<file path="flow/config.mk">
export PLATFORM = sky130hd
export DESIGN_NAME = ex2_1
export DESIGN_NICKNAME = ex2_1
export VERILOG_FILES = /design/flow/design.v
export SDC_FILE = /design/flow/constraint.sdc
export NUM_CORES = 4
export LEC_CHECK = 0
export ABC_AREA = 0
export CAP_MARGIN = 15
export CORE_ASPECT_RATIO = 1.83
export CORE_MARGIN = 2
export CORE_UTILIZATION = 59
export CTS_CLUSTER_SIZE = 11
export GPL_TIMING_DRIVEN = 0
export MIN_ROUTING_LAYER = met1
export PLACE_DENSITY = 0.95
export SETUP_SLACK_MARGIN = -1.5
export SLEW_MARGIN = 20
</file>
<file path="flow/constraint.sdc">
create_clock -name core_clock -period 15.0 [get_ports {clk}]
set_input_delay 3.0000 -clock core_clock [delete_from_list [all_inputs] [get_ports {clk}]]
set_output_delay 3.0000 -clock core_clock [all_outputs]
set_load 0.01 [all_outputs]
</file>
<file path="flow/design.v">
module ex2_1 (
	      input 		 clk, rst, validi,
	      input [31:0] 	 data_in,
	      output logic 	 valido, 
	      output logic [31:0] data_out
	      );
   enum 			 {S0, S1, S2} state, next;
   logic [31:0]  		 a1, a2, a3;
   logic [31:0]			 counter;
   always_ff @(posedge clk or posedge rst) begin
      if (rst) begin
	 data_out <= 32'b0;
	 valido <= 1'b0;
	 state = S0;
	 counter = 0;
	 a1 = 0;
	 a2 = 0;
	 a3 = 0;
      end
      else begin
	 case (state)
	   S0: begin
	      if (validi) 
		  	begin
		  		a1 = data_in;
		  		a2 += data_in;
		  		a3 *= data_in;
		  		data_out <= a2;
		 		if(counter > 2 && (counter % 3 == 0)) 
					begin
	 	 				valido <= 1'b1;
		 			end
		 		next = S1;
		 		counter += 1;
		  	end
		  else 
		  	begin
		 		next = S0;
		 		counter = 0;
				valido <= 1'b0;
	      	end
	   end
	   S1: begin
	      if (validi) 
		  	begin
		 		a1 *= data_in;
		 		a2 = data_in;
		 		a3 += data_in;
		 		data_out <= a3;
		 		if(counter > 2 && (counter % 3 == 1)) 
					begin
	 	 				valido <= 1'b1;
		 			end
		 		next = S2;
		 		counter += 1;
			end	      
		  else 
		  	begin
				next = S0;
				counter = 0;
				valido <= 1'b0;
		  	end
	   end
	   S2: begin
	      if (validi) 
		  	begin
		 		a1 += data_in;
		 		a2 *= data_in;
		 		a3 = data_in;
		 		data_out <= a1;
		 		if(counter % 3 == 2) 
					begin
		 				valido <= 1'b1;
		  			end
	      		next = S0;
		  		counter += 1;
			end
		  else 
		  	begin
				next = S0;
		 		counter = 0;
				valido <= 1'b0;
			end
	   end
	 endcase
	 state = next;
      end
   end
endmodule
</file>
<file path="flow/run.sh">
#!/bin/bash
# the make line also repeats each setting of config.mk as NAME=value (left out here)
make -C /OpenROAD-flow-scripts/flow DESIGN_CONFIG=/design/flow/config.mk WORK_HOME=/design/flow/orfs CLKGATE_MAP_FILE= finish
</file>
==> summary.rpt, run 1 <==
====================================================================================
Status                                                                  aborted with a tool error
Stage reached                                                                5_1_grt
First Err                                                               [ERROR GRT-0116] Global routing finished with congestion. Check the congestion regions in the DRC Viewer.
Total of flip-flops plus latches after synthesis                                 165
Init Core Util                                                                 59.5%
Overall chip area                                                         105000 um2
Overall track demand over capacity in global routing                           67.1%
Maximum buffer depth of the clock tree                                             2
Row Count                                                                        158
Post-synthesis cell count from yosys                                            7265
Synthesized-area fraction occupied by ao, oa, aoi and oai cells                8.10%
Hold_buf cts                                                                       0
Global route overflow                                                            848
Post-synthesis cell count                                                       7265
Mux frac, synth                                                               0.205%
Synth top cells by count                                                sky130_fd_sc_hd__inv_1, sky130_fd_sc_hd__nand2_1, sky130_fd_sc_hd__fa_1, sky130_fd_sc_hd__ha_1, sky130_fd_sc_hd__clkbuf_1
Die outline width                                                             240 um
Cell count after placement                                                      8692
Primary FF master, synth                                                sky130_fd_sc_hd__dfrtp_1
Post-synthesis chip area from yosys                                        60400 um2
Number of sinks handled by clock tree synthesis                                  165
Number of buffers inserted by port buffering                                      65
Number of H-tree levels                                                            4
Area share of xor/xnor cells in the synthesized design                         5.08%
Fraction of synthesized cell area taken by the top area cell type              40.7%
Weighted congestion at the end of routability-driven global placement           1.16
Post-synthesis cell type with the largest combined area                 sky130_fd_sc_hd__fa_1
Post-cts gate resize count                                                        18
Distinct lib cells used                                                          102
Synthesized area per cell                                                   8.31 um2
Number of nets in the synthesized netlist                                       8998
Prevailing logic family in the synthesized netlist                       adder cells
Detailed placement HPWL                                                    243000 um
Total clock buffers created by CTS                                                17
Synth warn                                                                         1
Core box area                                                             101000 um2
Biggest area contributors in the synthesized netlist                    sky130_fd_sc_hd__fa_1, sky130_fd_sc_hd__ha_1, sky130_fd_sc_hd__inv_1
Simple-gate area share of the yosys netlist                                    16.8%
Area fraction in full adders, half adders and majority gates                   50.5%
Top-level I/O count                                                               68
Fraction of synthesis flops using an asynchronous set or reset pin             98.8%
Mapped Area                                                                60400 um2
Count of buffers added by post-CTS timing repair for setup                         0
Cell at the root of the clock tree                                      sky130_fd_sc_hd__clkbuf_16
Post-synth EDFFs                                                                   0
Vertical die dimension                                                        437 um
Yosys top cell by instances                                             sky130_fd_sc_hd__inv_1
Sequential area share after synthesis                                          6.82%
====================================================================================
per-layer routing:
layer | overflow | GRT usage (%)
met5 | 0 | 8.14
met3 | 2 | 43.0
met1 | 0 | 66.0
met4 | 245 | 72.0
met2 | 601 | 89.4
metrics by stage:
stage	utilization [%]	setup WS (ns)	instance area (um2)	hold slack (ns)
after floorplan	-	3.32	60400	0.437
after global placement	61.8	-5.15	62700	0.450
after detailed placement	62.0	-4.59	62900	0.462
after CTS	62.6	-1.50	63500	0.478
==> run 2: changes to the inputs <==
- ABC_AREA: 0 -> not set
- CELL_PAD_IN_SITES_DETAIL_PLACEMENT: not set -> 2
- CELL_PAD_IN_SITES_GLOBAL_PLACEMENT: not set -> 2
- CORE_ASPECT_RATIO: 1.83 -> not set
- CORE_MARGIN: 2 -> 9
- CORE_UTILIZATION: 59 -> 17
- CTS_CLUSTER_DIAMETER: not set -> 77
- CTS_CLUSTER_SIZE: 11 -> 25
- GPL_ROUTABILITY_DRIVEN: not set -> 1
- HOLD_SLACK_MARGIN: not set -> 0.12
- MIN_ROUTING_LAYER: met1 -> met2
- PLACE_DENSITY: 0.95 -> not set
- PLACE_DENSITY_LB_ADDON: not set -> 0.13
- SETUP_SLACK_MARGIN: -1.5 -> not set
- TNS_END_PERCENT: not set -> 85
- clock period: 15.0 -> 8.27 ns (I/O delays scaled with it)
==> run 2 against run 1 <==
  * Now fails the layout checks on setup timing
  * Die area increased to 3.6 times the previous value
  * Synthesized cell count unchanged
  * Synthesized area stayed put
==> summary.rpt, run 2 <==
====================================================================================
Hold_buf cts                                                                       0
Data arrival time at the worst-slack endpoint                               10.75 ns
CP Launch Point                                                          data_in[24]
Synth warn                                                                         1
Final critical path time including I/O delays and setup                     10.28 ns
Status                                                                  complete, but fails checks
Layout Check Fails                                                      setup timing
DRT iter0 DRCs                                                                  9248
Flop2flop setup slack                                                       -1.64 ns
CTS clock-pin slew for the worst setup and hold paths                        0.09 ns
Layout overhead on the synthesized area                                        25.5%
Max-capacitance violation count                                                    0
Fraction of synthesized cell area taken by the top area cell type              40.7%
Maximum clock frequency                                                   0.0973 GHz
Distinct lib cells used                                                          102
Reg-to-reg startpoint                                                   a3[6]$_DFFE_PP0P_
Primary FF master, synth                                                sky130_fd_sc_hd__dfrtp_1
Init Core Util                                                                 17.1%
Required time of the critical path                                           8.74 ns
Via count of the first global-routing pass                                     91000
Period Utilization, post-route                                                  124%
Mapped Area                                                                60400 um2
Synth top cells by count                                                sky130_fd_sc_hd__inv_1, sky130_fd_sc_hd__nand2_1, sky130_fd_sc_hd__fa_1, sky130_fd_sc_hd__ha_1, sky130_fd_sc_hd__clkbuf_1
Top cell family by delay on the critical path                            adder cells
Mux frac, synth                                                               0.205%
Post-synthesis cell count                                                       7265
Post-synthesis cell count from yosys                                            7265
Met2 Usage GRT                                                                 36.5%
Class of the tightest hold or removal check                             flop to flop
Measured slew at the worst slew-check pin                                    1.42 ns
Core box area                                                             353000 um2
Final wirelength                                                           417000 um
Post-synthesis cell type with the largest combined area                 sky130_fd_sc_hd__fa_1
Met3 capacity usage during global routing                                      46.3%
CTS tree                                                                        done
Final count of pins violating max slew                                             0
Area share of xor/xnor cells in the synthesized design                         5.08%
Post-synthesis chip area from yosys                                        60400 um2
Weighted congestion at the end of routability-driven global placement          0.997
Reg2reg path depth                                                                37
Setup slack of the critical path after layout                               -2.01 ns
RSZ-0062 raised after global routing                                            true
Number of buffers inserted by port buffering                                      65
Total clock buffers created by CTS                                                17
Total of flip-flops plus latches after synthesis                                 165
Cell area after placement                                                  68500 um2
Row Count                                                                        218
Worst clock skew                                                           0.0454 ns
Met1 usage                                                                        0%
Overall track demand over capacity in global routing                           33.0%
Largest net degree at the start of global routing                                 64
Overall chip area                                                         377000 um2
Crit path max fanout                                                               9
Cell mode on critical path                                              sky130_fd_sc_hd__fa_1
Maximum buffer depth of the clock tree                                             2
Number of stages on the worst setup path                                          25
WP buf/inv                                                                         6
Initial antenna violation count                                                    6
Number of nets in the synthesized netlist                                       8998
Yosys top cell by instances                                             sky130_fd_sc_hd__inv_1
Depth of the worst hold-timing path                                                2
Cell at the root of the clock tree                                      sky130_fd_sc_hd__clkbuf_16
Area fraction in full adders, half adders and majority gates                   50.5%
Placement-stage worst setup slack                                           -7.64 ns
Post-detailed-route DRC marker count                                               0
Kind of start point of the critical path                                  input port
Final std cells w/o fill                                                       12600
Die outline width                                                             614 um
Max-slew headroom at the worst pin                                             5.50%
Top-level I/O count                                                               68
Final instance area                                                        75800 um2
CP max-delay cell                                                       sky130_fd_sc_hd__clkdlybuf4s15_1
Vertical die dimension                                                        614 um
Prevailing logic family in the synthesized netlist                       adder cells
Number of sinks handled by clock tree synthesis                                  165
Cell count after placement                                                     12100
Finish-stage setup viols                                                          42
Most heavily used metal layer in global routing                                 met3
Via count normalized by instance count                                          5.95
Critical path destination                                               a1[31]$_DFFE_PP0P_
Number of detailed-routing iterations run before antenna repair                   10
Routed length per placed instance                                            33.2 um
Routed via count                                                               74800
Fraction of synthesis flops using an asynchronous set or reset pin             98.8%
Skew-Pair Late Insertion Delay                                               0.60 ns
Endpoints failing hold                                                             0
Worst hold margin                                                           0.493 ns
Detailed placement HPWL                                                    324000 um
Biggest area contributors in the synthesized netlist                    sky130_fd_sc_hd__fa_1, sky130_fd_sc_hd__ha_1, sky130_fd_sc_hd__inv_1
Capture point of the worst reg-to-reg path                              a3[28]$_DFFE_PP0P_
Global route overflow                                                              0
Synthesized area per cell                                                   8.31 um2
Synthesized-area fraction occupied by ao, oa, aoi and oai cells                8.10%
Capture endpoint of the worst hold path                                 state[1]$_DFF_PP0_
Number of nets in the layout                                                    9381
Simple-gate area share of the yosys netlist                                    16.8%
Endpoint type of the worst setup path                                           flop
Critical path type                                                      input port to flop
Number of H-tree levels                                                            4
Post-synth EDFFs                                                                   0
Sequential area share after synthesis                                          6.82%
Antenna Nets Post-Route                                                            0
Count of warning messages emitted by the tools                                    36
Worst Hold Launch                                                       next[1]$_DFF_P_
Maximum cell stage delay along the critical path                             0.88 ns
Global-route wire length before repair                                     555000 um
====================================================================================
run 2: cell type report:
type	instances	area (um2)
Fill cell	40400	277000
Tap cell	4730	5920
Clock inverter	14	165
Clock buffer	18	439
Buffer	426	3070
Inverter	1567	5900
Sequential cell	165	4130
Multi-Input combinational cell	5097	51500
Timing Repair Buffer	374	4230
Antenna cell	189	473
run 2: what timing repair did:
action | 4_1_cts | 5_1_grt
pin swaps | 219 | 194
setup buffers | 168 | 94
gates resized | 733 | 259
gates cloned | 4 | 1
setup endpoints to repair | 82 | 63
run 2: per-layer routing:
| layer | vias up | share of wire (%) | wire length, um |
|---|---|---|---|
| met5 | - | 2.2 | 9350 |
| met4 | 184 | 6.3 | 26500 |
| met3 | 1842 | 44 | 185000 |
| met2 | 25000 | 47 | 197000 |
| met1 | 25200 | 0 | 0 |
| li1 | 22600 | - | - |
run 2: stage by stage:
stage / util (%) / setup TNS (ns)
floorplan: - / -10.57
global placement: 19.1 / -817.07
detailed placement: 19.4 / -274.70
CTS: 20.9 / -38.25
global route: 21.3 / -48.17
finish: 21.5 / -37.53
==> run 3: changes to the inputs <==
- ABC_AREA: not set -> 1
- CAP_MARGIN: 15 -> 0
- CELL_PAD_IN_SITES_GLOBAL_PLACEMENT: 2 -> not set
- CORE_MARGIN: 9 -> 2
- CORE_UTILIZATION: 17 -> 19
- CTS_CLUSTER_DIAMETER: 77 -> not set
- CTS_CLUSTER_SIZE: 25 -> 12
- GPL_ROUTABILITY_DRIVEN: 1 -> 0
- GPL_TIMING_DRIVEN: 0 -> not set
- HOLD_SLACK_MARGIN: 0.12 -> 0.19
- MAX_ROUTING_LAYER: not set -> met5
- MIN_ROUTING_LAYER: met2 -> not set
- PLACE_DENSITY_LB_ADDON: 0.13 -> not set
- TNS_END_PERCENT: 85 -> 35
- clock period: 8.27 -> 10.0 ns (I/O delays scaled with it)
==> run 3 against run 2 <==
  * The flow now stops in 5_1_grt
  * Synthesized cell count rose by 8.4%
  * Synthesized area fell by 0.67%
  * Die area fell by 15%
==> summary.rpt, run 3 <==
=================================================================================
Mux frac, synth                                                                0%
Core box area                                                          314000 um2
Total of flip-flops plus latches after synthesis                              165
Vertical die dimension                                                     566 um
Post-synthesis cell count from yosys                                         7874
Stage reached                                                             5_1_grt
Fraction of synthesized cell area taken by the top area cell type           41.0%
Number of buffers inserted by port buffering                                   67
Row Count                                                                     206
Simple-gate area share of the yosys netlist                                 16.6%
Overall chip area                                                      320000 um2
Number of H-tree levels                                                         4
Maximum buffer depth of the clock tree                                          2
Area fraction in full adders, half adders and majority gates                50.8%
Overall track demand over capacity in global routing                        44.1%
Post-synthesis cell type with the largest combined area              sky130_fd_sc_hd__fa_1
Number of nets in the synthesized netlist                                    9607
Area share of xor/xnor cells in the synthesized design                      3.11%
Distinct lib cells used                                                        55
Cell at the root of the clock tree                                   sky130_fd_sc_hd__clkbuf_16
Post-synth EDFFs                                                                0
Sequential area share after synthesis                                       6.87%
Total clock buffers created by CTS                                             17
Global route overflow                                                        2776
Primary FF master, synth                                             sky130_fd_sc_hd__dfrtp_1
Biggest area contributors in the synthesized netlist                 sky130_fd_sc_hd__fa_1, sky130_fd_sc_hd__nand2_1, sky130_fd_sc_hd__inv_1
Init Core Util                                                              19.1%
First Err                                                            [ERROR GRT-0116] Global routing finished with congestion. Check the congestion regions in the DRC Viewer.
Fraction of synthesis flops using an asynchronous set or reset pin          98.8%
Mapped Area                                                             60000 um2
Top-level I/O count                                                            68
Post-synthesis chip area from yosys                                     60000 um2
Placement-stage worst setup slack                                        -2.25 ns
Cell count after placement                                                  11900
Synthesized-area fraction occupied by ao, oa, aoi and oai cells             6.98%
Synthesized area per cell                                                7.62 um2
Status                                                               aborted with a tool error
Synth top cells by count                                             sky130_fd_sc_hd__nand2_1, sky130_fd_sc_hd__inv_1, sky130_fd_sc_hd__fa_1, sky130_fd_sc_hd__ha_1, sky130_fd_sc_hd__a21oi_1
Synth warn                                                                      1
Die outline width                                                          566 um
Number of sinks handled by clock tree synthesis                               165
Yosys top cell by instances                                          sky130_fd_sc_hd__nand2_1
Detailed placement HPWL                                                 323000 um
Post-synthesis cell count                                                    7874
Prevailing logic family in the synthesized netlist                    adder cells
=================================================================================
run 3: what timing repair did:
action | in CTS
gates resized | 167
buffers inserted | 27
hold buffers | 0
cloned | 9
pin swaps | 43
endpoints found under the setup margin | 15
run 3: per-layer routing:
layer | GRT usage [%] | GRT overflow
met5 | 28.9 | 49
met4 | 36.8 | 474
met3 | 39.4 | 418
met2 | 52.9 | 1291
met1 | 43.9 | 544
run 3: stage by stage:
stage | area (um2) | TNS [ns]
floorplan | 60000 | 0
global placement | 65700 | 0
detailed placement | 65700 | -22.17
CTS | 67500 | -0.0271
==> run 4: changes to the inputs <==
- CAP_MARGIN: 0 -> 20
- CELL_PAD_IN_SITES_DETAIL_PLACEMENT: 2 -> not set
- CORE_UTILIZATION: 19 -> 71
- CTS_CLUSTER_DIAMETER: not set -> 225
- CTS_CLUSTER_SIZE: 12 -> not set
- GPL_ROUTABILITY_DRIVEN: 0 -> not set
- HOLD_SLACK_MARGIN: 0.19 -> not set
- MAX_ROUTING_LAYER: met5 -> not set
- TNS_END_PERCENT: 35 -> not set
- clock period: 10.0 -> 8.23 ns (I/O delays scaled with it)
==> run 4 against run 3 <==
  * Die area shrank 73%
  * Synthesized area is the same
  * Synthesized cell count is the same
  * The layout now fails its checks (setup timing)
==> summary.rpt, run 4 <==
====================================================================================
Number of sinks handled by clock tree synthesis                                  165
Initial antenna violation count                                                    3
Synthesized-area fraction occupied by ao, oa, aoi and oai cells                6.98%
Sequential area share after synthesis                                          6.87%
CTS tree                                                                        done
Synth top cells by count                                                sky130_fd_sc_hd__nand2_1, sky130_fd_sc_hd__inv_1, sky130_fd_sc_hd__fa_1, sky130_fd_sc_hd__ha_1, sky130_fd_sc_hd__a21oi_1
Finish-stage setup viols                                                          13
Weighted congestion at the end of routability-driven global placement           1.01
Setup TNS after final layout                                                -3.70 ns
Maximum cell stage delay along the critical path                             0.43 ns
Antenna Nets Post-Route                                                            0
Routed via count                                                               55500
Post-synth EDFFs                                                                   0
Depth of the worst hold-timing path                                                2
Distinct lib cells used                                                           55
Init Core Util                                                                 71.7%
Status                                                                  complete, but fails checks
Flop2flop setup slack                                                       -1.16 ns
Synth warn                                                                         1
Top-level I/O count                                                               68
Synthesized area per cell                                                   7.62 um2
Final std cells w/o fill                                                        9388
Mux frac, synth                                                                   0%
Top cell family by delay on the critical path                           simple AND/OR/NAND/NOR gates
Fraction of synthesized cell area taken by the top area cell type              41.0%
Count of warning messages emitted by the tools                                    40
Final count of pins violating max slew                                             0
Critical path destination                                               valido$_DFFE_PP0P_
Skew-Pair Late Insertion Delay                                               0.54 ns
Simple-gate area share of the yosys netlist                                    16.6%
Routed length per placed instance                                            22.1 um
Largest net degree at the start of global routing                                102
Cell at the root of the clock tree                                      sky130_fd_sc_hd__clkbuf_16
Max-capacitance violation count                                                    0
Core box area                                                              83700 um2
Primary FF master, synth                                                sky130_fd_sc_hd__dfrtp_1
Cell mode on critical path                                              sky130_fd_sc_hd__nand2_2
Storage cell area                                                           4120 um2
Number of nets in the layout                                                    9971
Post-synthesis cell count from yosys                                            7874
Required time of the critical path                                           8.68 ns
Overall chip area                                                          86800 um2
Via count normalized by instance count                                          5.91
Hold_buf cts                                                                       0
Total of flip-flops plus latches after synthesis                                 165
Prevailing logic family in the synthesized netlist                       adder cells
Global route overflow                                                              0
Endpoint type of the worst setup path                                           flop
Via count of the first global-routing pass                                     56900
Number of detailed-routing iterations run before antenna repair                    9
Layout Check Fails                                                      setup timing
Maximum clock frequency                                                    0.106 GHz
Endpoints failing hold                                                             0
Maximum buffer depth of the clock tree                                             2
Final wirelength                                                           208000 um
Total clock buffers created by CTS                                                17
Number of buffers inserted by port buffering                                      67
Final critical path time including I/O delays and setup                      9.39 ns
Measured slew at the worst slew-check pin                                    1.11 ns
Setup slack of the critical path after layout                               -1.16 ns
Layout overhead on the synthesized area                                        16.6%
Data arrival time at the worst-slack endpoint                                9.84 ns
Biggest area contributors in the synthesized netlist                    sky130_fd_sc_hd__fa_1, sky130_fd_sc_hd__nand2_1, sky130_fd_sc_hd__inv_1
Capture point of the worst reg-to-reg path                              valido$_DFFE_PP0P_
CP max-delay cell                                                       sky130_fd_sc_hd__dfrtp_1
Crit path max fanout                                                               4
Die outline width                                                             295 um
Max-slew headroom at the worst pin                                             26.1%
DRT iter0 DRCs                                                                  6552
Period Utilization, post-route                                                  114%
Combinational Area                                                         48900 um2
Vertical die dimension                                                        295 um
Reg-to-reg startpoint                                                   counter[30]$_DFFE_PP0N_
Post-detailed-route DRC marker count                                               0
Filler cells                                                                    5226
Yosys top cell by instances                                             sky130_fd_sc_hd__nand2_1
Number of nets in the synthesized netlist                                       9607
Post-synthesis chip area from yosys                                        60000 um2
Reg2reg path depth                                                                82
Global-route wire length before repair                                     314000 um
Worst clock skew                                                           0.0222 ns
WP buf/inv                                                                        10
Class of the tightest hold or removal check                             flop to flop
Area fraction in full adders, half adders and majority gates                   50.8%
Detailed placement HPWL                                                    155000 um
Mapped Area                                                                60000 um2
Overall track demand over capacity in global routing                           48.1%
Fraction of synthesis flops using an asynchronous set or reset pin             98.8%
Number of H-tree levels                                                            4
Capture endpoint of the worst hold path                                 state[0]$_DFF_PP0_
Cell count after placement                                                      9184
Area share of xor/xnor cells in the synthesized design                         3.11%
Worst Hold Launch                                                       next[2]$_DFF_P_
RSZ-0062 raised after global routing                                            true
CTS clock-pin slew for the worst setup and hold paths                        0.09 ns
Critical path type                                                      flop to flop
Post-synthesis cell type with the largest combined area                 sky130_fd_sc_hd__fa_1
Row Count                                                                        106
Number of stages on the worst setup path                                          82
Kind of start point of the critical path                                        flop
Post-synthesis cell count                                                       7874
CP Launch Point                                                         counter[30]$_DFFE_PP0N_
====================================================================================
## run 4: cell type report
type / count / share of cell area (%)
Antenna cell: 3 / 0.0107
Clock buffer: 19 / 0.633
Clock inverter: 13 / 0.213
Inverter: 2098 / 11.3
Multi-Input combinational cell: 5207 / 69.9
Sequential cell: 165 / 5.89
Tap cell: 1134 / 2.03
Timing Repair Buffer: 749 / 10.0
## run 4: per-stage QoR
| stage | cell area [um2] | utilization (%) | worst slack [ns] | hold slack, ns |
|---|---|---|---|---|
| global placement | 65100 | 77.7 | -1.04 | 0.454 |
| detailed placement | 65100 | 77.7 | -1.13 | 0.452 |
| CTS | 67600 | 80.8 | -0.267 | 0.449 |
| finish | 69900 | 83.6 | -1.16 | 0.457 |
| global route | 69900 | 83.6 | -1.74 | 0.474 |
| floorplan | 60300 | - | -0.295 | 0.441 |
## run 4: routing by layer
metal  up-vias  share of wire [%]  global-route usage, %
met5         -             0.0063                      0
met1     26800                 33                   60.9
li1      23600                  -                      -
met3      1076                 14                   14.0
met2      4103                 43                   71.8
met4         2                9.2                   32.8
## run 4: timing repair
item | in CTS | in global routing
endpoints found under the hold margin | 0 | 0
gates cloned | 6 | 0
resized | 195 | 493
endpoints found under the setup margin | 21 | 31
pin swaps | 156 | 406
buffers inserted | 105 | 84
==> run 5: changes to the inputs <==
- ABC_AREA: 1 -> 0
- CELL_PAD_IN_SITES_GLOBAL_PLACEMENT: not set -> 0
- CORE_UTILIZATION: 71 -> 17
- CTS_CLUSTER_DIAMETER: 225 -> 237
- CTS_CLUSTER_SIZE: not set -> 100
- GPL_TIMING_DRIVEN: not set -> 1
- HOLD_SLACK_MARGIN: not set -> 0.3
- MIN_ROUTING_LAYER: not set -> met1
- PLACE_DENSITY_LB_ADDON: not set -> 0.3
- SLEW_MARGIN: 20 -> 0
- TNS_END_PERCENT: not set -> 85
- clock period: 8.23 -> 7.17 ns (I/O delays scaled with it)
==> run 5 against run 4 <==
  * Still fails the layout checks on setup timing
  * Synthesized area increased by 0.67%
  * Critical path depth decreased by 42
  * Die area rose to 4.1 times the previous value
  * Design area up 9.1%
  * Largest cell class unchanged
==> summary.rpt, run 5 <==
====================================================================================
CTS tree                                                                        done
Setup slack of the critical path after layout                               -1.78 ns
Placement-stage worst setup slack                                           -2.90 ns
Max-capacitance violation count                                                    0
Depth of the worst hold-timing path                                                1
Die outline width                                                             600 um
Fraction of synthesis flops using an asynchronous set or reset pin             98.8%
Period Utilization, post-route                                                  125%
Layout overhead on the synthesized area                                        26.4%
Critical path destination                                               a3[30]$_DFFE_PP0P_
Required time of the critical path                                           7.59 ns
Simple-gate area share of the yosys netlist                                    16.8%
Post-synthesis cell type with the largest combined area                 sky130_fd_sc_hd__fa_1
Number of buffers inserted by port buffering                                      67
Hold_buf cts                                                                       0
Cell at the root of the clock tree                                      sky130_fd_sc_hd__clkbuf_16
Max-slew headroom at the worst pin                                             12.6%
Final wirelength                                                           227000 um
Distinct lib cells used                                                          102
Overall track demand over capacity in global routing                           12.9%
Mux frac, synth                                                               0.205%
Top-level I/O count                                                               68
Post-synthesis cell count from yosys                                            7265
Global route overflow                                                              0
CP Launch Point                                                           data_in[4]
Number of nets in the synthesized netlist                                       8998
Synth top cells by count                                                sky130_fd_sc_hd__inv_1, sky130_fd_sc_hd__nand2_1, sky130_fd_sc_hd__fa_1, sky130_fd_sc_hd__ha_1, sky130_fd_sc_hd__clkbuf_1
Detailed placement HPWL                                                    186000 um
Worst clock skew                                                           0.0180 ns
Init Core Util                                                                 17.1%
DRT iter0 DRCs                                                                  2976
Total clock buffers created by CTS                                                17
Top cell family by delay on the critical path                            adder cells
Reg-to-reg startpoint                                                   a2[6]$_DFFE_PP0P_
Status                                                                  complete, but fails checks
Total of flip-flops plus latches after synthesis                                 165
Kind of start point of the critical path                                  input port
Number of stages on the worst setup path                                          40
Critical path type                                                      input port to flop
Number of sinks handled by clock tree synthesis                                  165
Endpoints failing hold                                                             0
RSZ-0062 raised after global routing                                            true
Weighted congestion at the end of routability-driven global placement          0.846
Number of nets in the layout                                                    9604
Via count of the first global-routing pass                                     53300
Fraction of synthesized cell area taken by the top area cell type              40.7%
Via count normalized by instance count                                          3.92
Layout Check Fails                                                      setup timing
Yosys top cell by instances                                             sky130_fd_sc_hd__inv_1
Area fraction in full adders, half adders and majority gates                   50.5%
Synthesized area per cell                                                   8.31 um2
Synthesized-area fraction occupied by ao, oa, aoi and oai cells                8.10%
CTS clock-pin slew for the worst setup and hold paths                        0.09 ns
Primary FF master, synth                                                sky130_fd_sc_hd__dfrtp_1
Post-synth EDFFs                                                                   0
Global-route wire length before repair                                     348000 um
Overall chip area                                                         360000 um2
Flop2flop setup slack                                                       -1.34 ns
Routed length per placed instance                                            18.0 um
Capture point of the worst reg-to-reg path                              a2[31]$_DFFE_PP0P_
Endpoint type of the worst setup path                                           flop
Number of detailed-routing iterations run before antenna repair                    7
Largest net degree at the start of global routing                                 95
Sequential area share after synthesis                                          6.82%
Reg2reg path depth                                                                37
Final critical path time including I/O delays and setup                      8.95 ns
Biggest area contributors in the synthesized netlist                    sky130_fd_sc_hd__fa_1, sky130_fd_sc_hd__ha_1, sky130_fd_sc_hd__inv_1
Antenna Nets Post-Route                                                            0
CP max-delay cell                                                       sky130_fd_sc_hd__fa_2
Post-synthesis cell count                                                       7265
Class of the tightest hold or removal check                             flop to flop
Core box area                                                             353000 um2
Row Count                                                                        218
Capture endpoint of the worst hold path                                 next[1]$_DFF_P_
Cell mode on critical path                                              sky130_fd_sc_hd__a21oi_2
Synth warn                                                                         1
Filler cells                                                                   39300
Final count of pins violating max slew                                             0
Post-synthesis chip area from yosys                                        60400 um2
Post-detailed-route DRC marker count                                               0
Measured slew at the worst slew-check pin                                    1.30 ns
Maximum cell stage delay along the critical path                             0.60 ns
Count of warning messages emitted by the tools                                    35
Initial antenna violation count                                                    7
Data arrival time at the worst-slack endpoint                                9.37 ns
Prevailing logic family in the synthesized netlist                       adder cells
Area share of xor/xnor cells in the synthesized design                         5.08%
Finish-stage setup viols                                                          46
Number of H-tree levels                                                            4
Skew-Pair Late Insertion Delay                                               0.54 ns
Mapped Area                                                                60400 um2
Routed via count                                                               49400
Maximum buffer depth of the clock tree                                             2
Worst Hold Launch                                                       next[1]$_DFF_P_
Vertical die dimension                                                        600 um
Maximum clock frequency                                                    0.112 GHz
WP buf/inv                                                                         7
Crit path max fanout                                                               5
====================================================================================
[run 5: final cells by class]
| type | instances | area [um2] | share of cell area [%] |
|---|---|---|---|
| clock buffer | 17 | 425 | 0.557 |
| antenna | 1 | 2.50 | 0.00328 |
| sequential | 165 | 4120 | 5.40 |
| timing repair buffer | 1023 | 8850 | 11.6 |
| clock inverter | 15 | 175 | 0.230 |
| inverter | 1567 | 5900 | 7.73 |
| multi-input combinational | 5097 | 50900 | 66.7 |
| tap | 4730 | 5920 | 7.76 |
[run 5: repair_timing]
action / CTS / global route
hold endpoints to repair: 0 / 0
gates cloned: 1 / 1
endpoints found under the setup margin: 60 / 60
pin swaps: 137 / 268
resized: 318 / 217
buffers inserted: 84 / 56
[run 5: per-stage QoR]
step	instance area [um2]	util [%]	setup TNS [ns]	instances	hold slack [ns]
2_1_floorplan	60900	-	-40.58	7265	0.437
3_3_place_gp	72700	20.6	-106.73	12500	0.461
3_5_place_dp	72700	20.6	-105.79	12500	0.463
4_1_cts	75100	21.3	-42.33	12600	0.482
5_1_grt	76300	21.6	-58.73	12600	0.518
6_report	76300	21.6	-44.03	12600	0.483
[run 5: per-layer routing]
metal / track usage [%] / vias up / wire length [um] / share of wire (%)
li1: - / 22900 / - / -
met1: 16.9 / 25500 / 101000 / 44
met2: 22.8 / 814 / 113000 / 50
met3: 1.26 / 163 / 7780 / 3.4
met4: 2.82 / 2 / 5840 / 2.6
met5: 0 / - / 13 / 0.0057
==> run 6: changes to the inputs <==
- CAP_MARGIN: 20 -> 15
- CELL_PAD_IN_SITES_GLOBAL_PLACEMENT: 0 -> not set
- CORE_UTILIZATION: 17 -> 72
- CTS_CLUSTER_DIAMETER: 237 -> 225
- CTS_CLUSTER_SIZE: 100 -> not set
- GPL_TIMING_DRIVEN: 1 -> not set
- HOLD_SLACK_MARGIN: 0.3 -> -0.09
- MIN_ROUTING_LAYER: met1 -> not set
- PLACE_DENSITY_LB_ADDON: 0.3 -> not set
- SETUP_SLACK_MARGIN: not set -> -0.75
- SLEW_MARGIN: 0 -> 20
- TNS_END_PERCENT: 85 -> not set
- clock period: 7.17 -> 7.7 ns (I/O delays scaled with it)
==> run 6 against run 5 <==
  * Still fails the layout checks on setup timing
  * Final cell count fell by 30%
  * Highest routed layer unchanged
  * Hold slack got worse by 0.0055 ns
  * First-iteration DRC count rose by 120%
  * Critical endpoint is now a1[31]$_DFFE_PP0P_
==> summary.rpt, run 6 <==
====================================================================================
Final Core Density                                                             84.2%
Synth warn                                                                         1
Area share of xor/xnor cells in the synthesized design                         5.08%
Final wirelength                                                           214000 um
Total clock buffers created by CTS                                                17
Row Count                                                                        106
Capture point of the worst reg-to-reg path                              a1[31]$_DFFE_PP0P_
CP Launch Point                                                           data_in[6]
Worst hold margin                                                           0.477 ns
Weighted congestion at the end of routability-driven global placement           1.03
Detailed placement HPWL                                                    158000 um
Prevailing logic family in the synthesized netlist                       adder cells
Via count of the first global-routing pass                                     57400
Mapped Area                                                                60400 um2
Cell area after placement                                                  66400 um2
Number of H-tree levels                                                            4
Data arrival time at the worst-slack endpoint                                9.66 ns
CTS tree                                                                        done
Worst clock skew                                                           0.0165 ns
Number of detailed-routing iterations run before antenna repair                    9
Post-detailed-route DRC marker count                                               0
Class of the tightest hold or removal check                             flop to flop
Fraction of synthesis flops using an asynchronous set or reset pin             98.8%
Synthesized area per cell                                                   8.31 um2
Post-synthesis cell type with the largest combined area                 sky130_fd_sc_hd__fa_1
Flop2flop setup slack                                                       -1.15 ns
RSZ-0062 raised after global routing                                            true
Mux frac, synth                                                               0.205%
Maximum buffer depth of the clock tree                                             2
Critical path type                                                      input port to flop
Layout Check Fails                                                      setup timing
Top cell family by delay on the critical path                            adder cells
Number of stages on the worst setup path                                          38
Yosys top cell by instances                                             sky130_fd_sc_hd__inv_1
Measured slew at the worst slew-check pin                                   0.994 ns
Setup TNS after final layout                                               -39.44 ns
Number of buffers inserted by port buffering                                      67
Layout overhead on the synthesized area                                        16.2%
Cell at the root of the clock tree                                      sky130_fd_sc_hd__clkbuf_16
Setup slack of the critical path after layout                               -1.57 ns
CTS clock-pin slew for the worst setup and hold paths                        0.08 ns
Final count of pins violating max slew                                             0
Overall track demand over capacity in global routing                           49.8%
Global route overflow                                                              0
Largest net degree at the start of global routing                                135
Status                                                                  complete, but fails checks
Max-slew headroom at the worst pin                                             33.5%
Init Core Util                                                                 72.5%
CP max-delay cell                                                       sky130_fd_sc_hd__fa_2
Post-synth EDFFs                                                                   0
Biggest area contributors in the synthesized netlist                    sky130_fd_sc_hd__fa_1, sky130_fd_sc_hd__ha_1, sky130_fd_sc_hd__inv_1
Endpoint type of the worst setup path                                           flop
Capture endpoint of the worst hold path                                 state[1]$_DFF_PP0_
Total of flip-flops plus latches after synthesis                                 165
Skew-Pair Late Insertion Delay                                               0.53 ns
Global-route wire length before repair                                     323000 um
Hold_buf cts                                                                       0
Antenna Nets Post-Route                                                            0
Number of sinks handled by clock tree synthesis                                  165
Distinct lib cells used                                                          102
Crit path max fanout                                                               9
Finish-stage setup viols                                                          51
Amount of wire on met3 after detailed routing                               31700 um
Post-synthesis chip area from yosys                                        60400 um2
Final instance area                                                        70200 um2
Primary FF master, synth                                                sky130_fd_sc_hd__dfrtp_1
Final std cells w/o fill                                                        8860
DRT iter0 DRCs                                                                  6425
Post-synthesis cell count from yosys                                            7265
Die outline width                                                             294 um
Top layer in use                                                                met5
Top-level I/O count                                                               68
Kind of start point of the critical path                                  input port
Endpoints failing hold                                                             0
Initial antenna violation count                                                    4
Cell count after placement                                                      8673
Core box area                                                              83300 um2
DR WL met2                                                                  92000 um
Met1 routed wirelength after detailed routing                               72500 um
Routed via count                                                               54800
Routed length per placed instance                                            24.2 um
Maximum cell stage delay along the critical path                             0.71 ns
Simple-gate area share of the yosys netlist                                    16.8%
Max-capacitance violation count                                                    0
Synth top cells by count                                                sky130_fd_sc_hd__inv_1, sky130_fd_sc_hd__nand2_1, sky130_fd_sc_hd__fa_1, sky130_fd_sc_hd__ha_1, sky130_fd_sc_hd__clkbuf_1
WP buf/inv                                                                         7
Post-synthesis cell count                                                       7265
Reg2reg path depth                                                                37
Placement-stage worst setup slack                                           -2.19 ns
Worst Hold Launch                                                       next[1]$_DFF_P_
Synthesized-area fraction occupied by ao, oa, aoi and oai cells                8.10%
Overall chip area                                                          86200 um2
Critical path destination                                               a1[31]$_DFFE_PP0P_
Vertical die dimension                                                        294 um
Reg-to-reg startpoint                                                   a1[6]$_DFFE_PP0P_
Required time of the critical path                                           8.09 ns
Count of warning messages emitted by the tools                                    43
Period Utilization, post-route                                                  120%
Number of nets in the layout                                                    9494
Final critical path time including I/O delays and setup                      9.27 ns
Maximum clock frequency                                                    0.108 GHz
Area fraction in full adders, half adders and majority gates                   50.5%
Via count normalized by instance count                                          6.18
Depth of the worst hold-timing path                                                2
Number of nets in the synthesized netlist                                       8998
Fraction of synthesized cell area taken by the top area cell type              40.7%
Sequential area share after synthesis                                          6.82%
====================================================================================
## run 6: metal layers
| layer | GRT usage [%] | up-vias |
|---|---|---|
| met4 | 31.3 | 6 |
| met1 | 63.7 | 26700 |
| met3 | 15.5 | 1202 |
| li1 | - | 22700 |
| met2 | 74.2 | 4176 |
| met5 | 0 | - |
## run 6: repair_timing
action,CTS,global route
pin swaps,157,163
resized,233,147
buffers inserted,158,46
gates cloned,10,3
endpoints found under the setup margin,26,37
## run 6: cell type report
cell class	count	area, um2
Timing Repair Buffer	912	8000
Inverter	1567	5890
Fill cell	4865	13100
Antenna cell	7	17.5
Clock buffer	18	439
Tap cell	1080	1350
Sequential cell	165	4120
Multi-Input combinational cell	5098	50200
Clock inverter	13	160
==> run 7: changes to the inputs <==
- ABC_AREA: 0 -> not set
- CAP_MARGIN: 15 -> 20
- CELL_PAD_IN_SITES_DETAIL_PLACEMENT: not set -> 0
- CORE_ASPECT_RATIO: not set -> 0.63
- CORE_UTILIZATION: 72 -> 17
- CTS_CLUSTER_DIAMETER: 225 -> not set
- GPL_ROUTABILITY_DRIVEN: not set -> 0
- GPL_TIMING_DRIVEN: not set -> 0
- HOLD_SLACK_MARGIN: -0.09 -> not set
- PLACE_DENSITY_LB_ADDON: not set -> 0.12
- SETUP_SLACK_MARGIN: -0.75 -> 0.16
- TNS_END_PERCENT: not set -> 70
- clock period: 7.7 -> 9.13 ns (I/O delays scaled with it)
==> run 7 against run 6 <==
  * Still fails the layout checks on setup timing
  * Non-clock buffer count decreased by 151
  * First-iteration DRC count increased by 13%
  * Worst setup slack improved by 0.50 ns
  * Critical endpoint unchanged
  * Sequential share of layout area decreased by 0.35 points
  * Design area increased by 6.5%
  * Clock-buffer cell count increased by 11
==> summary.rpt, run 7 <==
=================================================================================
Total clock buffers created by CTS                                             25
Synth warn                                                                      1
Post-detailed-route DRC marker count                                            0
Routed length per placed instance                                         30.6 um
Overall chip area                                                      360000 um2
Layout Check Fails                                                   setup timing
Post-synthesis cell type with the largest combined area              sky130_fd_sc_hd__fa_1
Worst Hold Launch                                                    next[1]$_DFF_P_
Synth top cells by count                                             sky130_fd_sc_hd__inv_1, sky130_fd_sc_hd__nand2_1, sky130_fd_sc_hd__fa_1, sky130_fd_sc_hd__ha_1, sky130_fd_sc_hd__clkbuf_1
Biggest area contributors in the synthesized netlist                 sky130_fd_sc_hd__fa_1, sky130_fd_sc_hd__ha_1, sky130_fd_sc_hd__inv_1
Worst clock skew                                                        0.0390 ns
Post-synth EDFFs                                                                0
Maximum buffer depth of the clock tree                                          3
Routed via count                                                            54900
Mux frac, synth                                                            0.205%
Flop2flop setup slack                                                    -0.99 ns
Largest net degree at the start of global routing                              69
Measured slew at the worst slew-check pin                                 1.31 ns
Max-slew headroom at the worst pin                                          12.4%
Final critical path time including I/O delays and setup                  10.20 ns
Final count of pins violating max slew                                          0
Vertical die dimension                                                     477 um
Final Core Density                                                          21.2%
Number of buffers inserted by port buffering                                   65
Detailed placement HPWL                                                 313000 um
Core box area                                                          353000 um2
Number of sinks handled by clock tree synthesis                               165
Cell mode on critical path                                           sky130_fd_sc_hd__o21ai_2
Class of the tightest hold or removal check                          flop to flop
Filler cells                                                                39300
Data arrival time at the worst-slack endpoint                            10.70 ns
Global-route wire length before repair                                  506000 um
Row Count                                                                     173
Mapped Area                                                             60400 um2
Fraction of synthesis flops using an asynchronous set or reset pin          98.8%
Top cell family by delay on the critical path                         adder cells
Critical path type                                                   input port to flop
Antenna Nets Post-Route                                                         0
Overall track demand over capacity in global routing                        20.7%
Distinct lib cells used                                                       102
Crit path max fanout                                                            5
Hold_buf cts                                                                    0
Number of H-tree levels                                                         4
Post-synthesis chip area from yosys                                     60400 um2
Critical path destination                                            a1[31]$_DFFE_PP0P_
Post-synthesis cell count from yosys                                         7265
CTS clock-pin slew for the worst setup and hold paths                     0.08 ns
Endpoint type of the worst setup path                                        flop
Sequential area share after synthesis                                       6.82%
Max-capacitance violation count                                                 0
Kind of start point of the critical path                               input port
CP max-delay cell                                                    sky130_fd_sc_hd__fa_2
Required time of the critical path                                        9.62 ns
CP Launch Point                                                        data_in[2]
Init Core Util                                                              17.1%
Skew-Pair Late Insertion Delay                                            0.60 ns
Die outline width                                                          755 um
CTS tree                                                                     done
Finish-stage setup viols                                                       21
Area share of xor/xnor cells in the synthesized design                      5.08%
Number of detailed-routing iterations run before antenna repair                 6
Layout overhead on the synthesized area                                     23.7%
Placement-stage worst setup slack                                        -4.77 ns
Reg-to-reg startpoint                                                a1[14]$_DFFE_PP0P_
Fraction of synthesized cell area taken by the top area cell type           40.7%
Number of nets in the layout                                                 9350
Count of warning messages emitted by the tools                                 36
Synthesized-area fraction occupied by ao, oa, aoi and oai cells             8.10%
Final wirelength                                                        378000 um
Maximum clock frequency                                                0.0980 GHz
Capture endpoint of the worst hold path                              state[1]$_DFF_PP0_
Synthesized area per cell                                                8.31 um2
Cell at the root of the clock tree                                   sky130_fd_sc_hd__clkbuf_16
Period Utilization, post-route                                               112%
Number of nets in the synthesized netlist                                    8998
Number of stages on the worst setup path                                       44
Maximum cell stage delay along the critical path                          0.57 ns
Cell count after placement                                                  12100
Initial antenna violation count                                                76
DRT iter0 DRCs                                                               7284
Via count of the first global-routing pass                                  54700
Prevailing logic family in the synthesized netlist                    adder cells
Via count normalized by instance count                                       4.44
Primary FF master, synth                                             sky130_fd_sc_hd__dfrtp_1
Capture point of the worst reg-to-reg path                           a1[31]$_DFFE_PP0P_
Global route overflow                                                           0
RSZ-0062 raised after global routing                                         true
Status                                                               complete, but fails checks
Post-synthesis cell count                                                    7265
Yosys top cell by instances                                          sky130_fd_sc_hd__inv_1
Top-level I/O count                                                            68
Area fraction in full adders, half adders and majority gates                50.5%
Worst hold margin                                                        0.482 ns
Depth of the worst hold-timing path                                             2
WP buf/inv                                                                     10
Endpoints failing hold                                                          0
Setup slack of the critical path after layout                            -1.07 ns
Total of flip-flops plus latches after synthesis                              165
Simple-gate area share of the yosys netlist                                 16.8%
Reg2reg path depth                                                             36
Final std cells w/o fill                                                    12400
=================================================================================
[run 7: cell type report]
type                            instances  area, um2  area share [%]
Sequential cell                       165       4120            5.52
Tap cell                             4725       5910            7.92
Clock inverter                          3       40.0          0.0536
Clock buffer                           29        651           0.871
Antenna cell                           28       70.1          0.0938
Inverter                             1567       5890            7.89
Timing Repair Buffer                  326       3790            5.08
Multi-Input combinational cell       5097      51100            68.4
Buffer                                435       3090            4.14
[run 7: stage by stage]
| stage | area [um2] | setup TNS, ns |
|---|---|---|
| CTS | 73100 | -10.47 |
| floorplan | 60700 | -0.739 |
| global placement | 67300 | -584.63 |
| global route | 74600 | -17.03 |
| detailed placement | 68500 | -169.90 |
| finish | 74700 | -11.99 |
[run 7: per-layer routing]
layer  wire length (um)  vias to the layer above  global-route usage [%]
li1                   -                    22500                       -
met3              43800                      267                    6.05
met5                172                        -                       0
met1             195000                    29300                    34.1
met2             132000                     2866                    25.6
met4               7150                       10                    3.06
[run 7: timing repair]
action	4_1_cts	5_1_grt
buffers inserted	146	67
setup endpoints to repair	71	39
gates resized	679	216
gates cloned	2	1
pin swaps	180	177
==> run 8: changes to the inputs <==
- CELL_PAD_IN_SITES_DETAIL_PLACEMENT: 0 -> not set
- CORE_ASPECT_RATIO: 0.63 -> not set
- CORE_UTILIZATION: 17 -> 58
- GPL_ROUTABILITY_DRIVEN: 0 -> not set
- GPL_TIMING_DRIVEN: 0 -> not set
- PLACE_DENSITY_LB_ADDON: 0.12 -> not set
- SETUP_SLACK_MARGIN: 0.16 -> not set
- TNS_END_PERCENT: 70 -> 5
- clock period: 9.13 -> 8.4 ns (I/O delays scaled with it)
==> run 8 against run 7 <==
  * Synthesized cell count unchanged
  * Die area down 70%
  * Largest cell class unchanged
  * Design area down 8.9%
  * Non-clock buffer count down 71
  * Register-to-register slack better by 0.76 ns
  * The layout still fails its checks (setup timing)
  * Via count down 8.2%
  * Final cell count down 28%
  * Synthesized area unchanged
  * Routed wire length down 47%
  * Clock skew down 0.026 ns
==> summary.rpt, run 8 <==
====================================================================================
Total of flip-flops plus latches after synthesis                                 165
Final wirelength                                                           202000 um
Hold_buf cts                                                                       0
Endpoint type of the worst setup path                                           flop
Number of H-tree levels                                                            4
Final Core Density                                                             65.9%
Biggest area contributors in the synthesized netlist                    sky130_fd_sc_hd__fa_1, sky130_fd_sc_hd__ha_1, sky130_fd_sc_hd__inv_1
Via count normalized by instance count                                          5.65
Top cell family by delay on the critical path                            adder cells
Mux frac, synth                                                               0.205%
Post-synth EDFFs                                                                   0
Maximum clock frequency                                                    0.110 GHz
Overall chip area                                                         107000 um2
Number of detailed-routing iterations run before antenna repair                    6
Capture point of the worst reg-to-reg path                              valido$_DFFE_PP0P_
Number of nets in the synthesized netlist                                       8998
Kind of start point of the critical path                                  input port
Cell area after placement                                                  66100 um2
Routed via count                                                               50500
Synth top cells by count                                                sky130_fd_sc_hd__inv_1, sky130_fd_sc_hd__nand2_1, sky130_fd_sc_hd__fa_1, sky130_fd_sc_hd__ha_1, sky130_fd_sc_hd__clkbuf_1
Flop2flop setup slack                                                       -0.23 ns
Mapped Area                                                                60400 um2
Overall track demand over capacity in global routing                           39.5%
Number of stages on the worst setup path                                          40
Core box area                                                             103000 um2
Row Count                                                                        118
Simple-gate area share of the yosys netlist                                    16.8%
Count of warning messages emitted by the tools                                    37
Final count of pins violating max slew                                             0
Synthesized area per cell                                                   8.31 um2
Number of nets in the layout                                                    9271
Fraction of synthesized cell area taken by the top area cell type              40.7%
Final critical path time including I/O delays and setup                      9.05 ns
DRT iter0 DRCs                                                                  4471
Area fraction in full adders, half adders and majority gates                   50.5%
Post-synthesis chip area from yosys                                        60400 um2
Cell mode on critical path                                              sky130_fd_sc_hd__o21ai_2
Initial antenna violation count                                                   14
Detailed placement HPWL                                                    160000 um
Layout overhead on the synthesized area                                        12.8%
Setup slack of the critical path after layout                              -0.650 ns
Reg-to-reg startpoint                                                   counter[28]$_DFFE_PP0N_
Status                                                                  complete, but fails checks
Reg2reg path depth                                                                36
Sequential area share after synthesis                                          6.82%
Die outline width                                                             327 um
Endpoints failing hold                                                             0
Antenna Nets Post-Route                                                            0
Top-level I/O count                                                               68
Worst clock skew                                                           0.0125 ns
Post-synthesis cell type with the largest combined area                 sky130_fd_sc_hd__fa_1
Finish-stage setup viols                                                          22
Post-detailed-route DRC marker count                                               0
Via count of the first global-routing pass                                     53300
Routed length per placed instance                                            22.6 um
Worst Hold Launch                                                       next[1]$_DFF_P_
Area share of xor/xnor cells in the synthesized design                         5.08%
Largest net degree at the start of global routing                                100
Post-synthesis cell count from yosys                                            7265
CTS tree                                                                        done
CTS clock-pin slew for the worst setup and hold paths                        0.07 ns
Total clock buffers created by CTS                                                17
Class of the tightest hold or removal check                             flop to flop
Measured slew at the worst slew-check pin                                    1.09 ns
WP buf/inv                                                                         6
Placement-stage worst setup slack                                           -1.55 ns
Synth warn                                                                         1
Fraction of synthesis flops using an asynchronous set or reset pin             98.8%
Critical path type                                                      input port to flop
Number of sinks handled by clock tree synthesis                                  165
Cell at the root of the clock tree                                      sky130_fd_sc_hd__clkbuf_16
Final instance area                                                        68100 um2
Primary FF master, synth                                                sky130_fd_sc_hd__dfrtp_1
Max-slew headroom at the worst pin                                             27.1%
Post-synthesis cell count                                                       7265
Distinct lib cells used                                                          102
Synthesized-area fraction occupied by ao, oa, aoi and oai cells                8.10%
Skew-Pair Late Insertion Delay                                               0.51 ns
Maximum buffer depth of the clock tree                                             2
Crit path max fanout                                                               4
CP Launch Point                                                           data_in[4]
Vertical die dimension                                                        327 um
Capture endpoint of the worst hold path                                 state[1]$_DFF_PP0_
Period Utilization, post-route                                                  108%
Weighted congestion at the end of routability-driven global placement          0.959
RSZ-0062 raised after global routing                                            true
Critical path destination                                               a1[31]$_DFFE_PP0P_
Global-route wire length before repair                                     318000 um
CP max-delay cell                                                       sky130_fd_sc_hd__fa_1
Layout Check Fails                                                      setup timing
Init Core Util                                                                 58.4%
Max-capacitance violation count                                                    0
Yosys top cell by instances                                             sky130_fd_sc_hd__inv_1
Required time of the critical path                                           8.76 ns
Prevailing logic family in the synthesized netlist                       adder cells
Maximum cell stage delay along the critical path                             0.54 ns
Number of buffers inserted by port buffering                                      67
Global route overflow                                                              0
Depth of the worst hold-timing path                                                2
Data arrival time at the worst-slack endpoint                                9.41 ns
====================================================================================
-- run 8: area by class of cell --
class | count | area [um2]
diodes | 7 | 17.5
clock buffers | 21 | 440
clock inverters | 11 | 130
fillers | 9045 | 35300
inverters | 1567 | 5890
multi-input cells | 5097 | 49400
flip-flops and latches | 165 | 4120
well taps | 1380 | 1730
repair buffers | 690 | 6320
-- run 8: timing repair --
action	CTS	global route
buffers inserted	41	9
endpoints found under the setup margin	29	34
gates resized	132	68
gates cloned	8	0
pin swaps	122	44
-- run 8: routing by layer --
layer | routed length [um] | global-route usage (%) | part of all wire (%) | vias up
met3 | 20100 | 8.94 | 9.9 | 415
met1 | 81900 | 54.1 | 41 | 25500
li1 | - | - | - | 22300
met2 | 91800 | 61.8 | 45 | 2226
met4 | 8320 | 14.2 | 4.1 | 12
met5 | 74 | 0 | 0.037 | -
-- run 8: stage by stage --
| stage | setup TNS (ns) | hold slack [ns] | cells |
|---|---|---|---|
| final | -7.70 | 0.474 | 8938 |
| after global routing | -17.01 | 0.491 | 8931 |
| after CTS | -7.90 | 0.475 | 8922 |
| after detailed placement | -33.58 | 0.456 | 8841 |
| after global placement | -29.94 | 0.460 | 8841 |
| after floorplan | -10.72 | 0.437 | 7265 |
==> run 9: changes to the inputs <==
- ABC_AREA: not set -> 0
- CAP_MARGIN: 20 -> 15
- CELL_PAD_IN_SITES_GLOBAL_PLACEMENT: not set -> 0
- CORE_UTILIZATION: 58 -> 72
- CTS_CLUSTER_DIAMETER: not set -> 395
- HOLD_SLACK_MARGIN: not set -> 0.3
- MIN_ROUTING_LAYER: not set -> met1
- SETUP_SLACK_MARGIN: not set -> -0.59
- TNS_END_PERCENT: 5 -> 85
- clock period: 8.4 -> 7.69 ns (I/O delays scaled with it)
==> run 9 against run 8 <==
  * The layout still fails its checks (setup timing)
  * Critical path depth unchanged
  * Via count is 8.8% higher
  * Worst setup slack got worse by 0.84 ns
  * Final cell count down 1.1%
  * Non-clock buffer count increased by 198
  * Die area is 19% lower
  * Utilization is 18 points higher
  * Critical endpoint unchanged
  * Clock skew increased by 0.0045 ns
  * Clock-buffer cell count shrank 3
  * Highest routed layer unchanged
==> summary.rpt, run 9 <==
====================================================================================
Status                                                                  complete, but fails checks
Layout Check Fails                                                      setup timing
Post-detailed-route DRC marker count                                               0
Synth top cells by count                                                sky130_fd_sc_hd__inv_1, sky130_fd_sc_hd__nand2_1, sky130_fd_sc_hd__fa_1, sky130_fd_sc_hd__ha_1, sky130_fd_sc_hd__clkbuf_1
Die outline width                                                             294 um
Endpoint type of the worst setup path                                           flop
Top cell family by delay on the critical path                            adder cells
Row Count                                                                        106
Number of nets in the layout                                                    9470
Area fraction in full adders, half adders and majority gates                   50.5%
Via count of the first global-routing pass                                     57400
Flop2flop setup slack                                                       -1.00 ns
Final instance area                                                        70000 um2
Measured slew at the worst slew-check pin                                    1.09 ns
Number of sinks handled by clock tree synthesis                                  165
Data arrival time at the worst-slack endpoint                                9.58 ns
Cell mode on critical path                                              sky130_fd_sc_hd__o21ai_2
Cell area after placement                                                  66400 um2
Total clock buffers created by CTS                                                17
Count of warning messages emitted by the tools                                    40
RSZ-0062 raised after global routing                                            true
Routed length per placed instance                                            23.9 um
Final std cells w/o fill                                                        8837
Via count normalized by instance count                                          6.21
Mapped Area                                                                60400 um2
Required time of the critical path                                           8.09 ns
Post-synthesis chip area from yosys                                        60400 um2
Synth warn                                                                         1
Depth of the worst hold-timing path                                                1
Biggest area contributors in the synthesized netlist                    sky130_fd_sc_hd__fa_1, sky130_fd_sc_hd__ha_1, sky130_fd_sc_hd__inv_1
Capture point of the worst reg-to-reg path                              a1[31]$_DFFE_PP0P_
Core box area                                                              83300 um2
Skew-Pair Late Insertion Delay                                               0.52 ns
Finish-stage setup viols                                                          45
Worst clock skew                                                           0.0170 ns
Overall track demand over capacity in global routing                           48.7%
Post-synthesis cell count from yosys                                            7265
Antenna Nets Post-Route                                                            0
Fraction of synthesis flops using an asynchronous set or reset pin             98.8%
Max-capacitance violation count                                                    0
Maximum clock frequency                                                    0.109 GHz
Number of nets in the synthesized netlist                                       8998
Kind of start point of the critical path                                  input port
Critical path destination                                               a1[31]$_DFFE_PP0P_
Distinct lib cells used                                                          102
Weighted congestion at the end of routability-driven global placement           1.00
CTS clock-pin slew for the worst setup and hold paths                        0.07 ns
Post-synth EDFFs                                                                   0
Placement-stage worst setup slack                                           -2.18 ns
CTS tree                                                                        done
Global route overflow                                                              0
Number of H-tree levels                                                            4
Critical path type                                                      input port to flop
CP Launch Point                                                           data_in[4]
Post-synthesis cell type with the largest combined area                 sky130_fd_sc_hd__fa_1
Hold_buf cts                                                                       0
Largest net degree at the start of global routing                                160
Sequential area share after synthesis                                          6.82%
Vertical die dimension                                                        294 um
Worst hold margin                                                           0.486 ns
Cell count after placement                                                      8658
Reg-to-reg startpoint                                                   a1[6]$_DFFE_PP0P_
WP buf/inv                                                                         6
Top-level I/O count                                                               68
Number of buffers inserted by port buffering                                      67
Simple-gate area share of the yosys netlist                                    16.8%
Total of flip-flops plus latches after synthesis                                 165
Fraction of synthesized cell area taken by the top area cell type              40.7%
Init Core Util                                                                 72.5%
Worst Hold Launch                                                       data_out[1]$_DFFE_PP0P_
CP max-delay cell                                                       sky130_fd_sc_hd__fa_1
Class of the tightest hold or removal check                             flop to flop
Prevailing logic family in the synthesized netlist                       adder cells
Layout overhead on the synthesized area                                        16.0%
Reg2reg path depth                                                                36
Area share of xor/xnor cells in the synthesized design                         5.08%
Endpoints failing hold                                                             0
Capture endpoint of the worst hold path                                 data_out[1]$_DFFE_PP0P_
Overall chip area                                                          86200 um2
Yosys top cell by instances                                             sky130_fd_sc_hd__inv_1
Initial antenna violation count                                                   14
Synthesized-area fraction occupied by ao, oa, aoi and oai cells                8.10%
Post-synthesis cell count                                                       7265
Detailed placement HPWL                                                    159000 um
Number of stages on the worst setup path                                          40
DRT iter0 DRCs                                                                  6044
Maximum cell stage delay along the critical path                             0.56 ns
Crit path max fanout                                                               5
Number of detailed-routing iterations run before antenna repair                    8
Max-slew headroom at the worst pin                                             27.6%
Primary FF master, synth                                                sky130_fd_sc_hd__dfrtp_1
Mux frac, synth                                                               0.205%
Setup slack of the critical path after layout                               -1.49 ns
Global-route wire length before repair                                     317000 um
Final critical path time including I/O delays and setup                      9.18 ns
Routed via count                                                               54900
Cell at the root of the clock tree                                      sky130_fd_sc_hd__clkbuf_16
Synthesized area per cell                                                   8.31 um2
Final count of pins violating max slew                                             0
Period Utilization, post-route                                                  119%
Maximum buffer depth of the clock tree                                             2
Final wirelength                                                           211000 um
====================================================================================
run 9: metrics by stage:
step           setup TNS (ns)  util, %
2_1_floorplan          -24.45        -
3_3_place_gp           -53.19     79.8
3_5_place_dp           -59.83     79.8
4_1_cts                -24.89     82.4
5_1_grt                -43.10     84.1
6_report               -30.82     84.1
run 9: what timing repair did:
action,in CTS,in global routing
pin swaps,164,239
resized,221,225
cloned,2,3
setup endpoints to repair,30,36
setup buffers,89,84
run 9: cell type report:
| cell class | count | area (um2) |
|---|---|---|
| multi-input cells | 5098 | 50400 |
| fillers | 4963 | 13200 |
| repair buffers | 888 | 7610 |
| inverters | 1567 | 5900 |
| flip-flops and latches | 165 | 4130 |
| well taps | 1080 | 1350 |
| clock buffers | 18 | 439 |
| clock inverters | 13 | 150 |
| diodes | 8 | 20.0 |
run 9: per-layer routing:
layer	global-route usage, %	wire [um]
met2	75.3	93700
met3	14.3	29000
met5	0	77
met4	31.9	18700
met1	59.8	70000
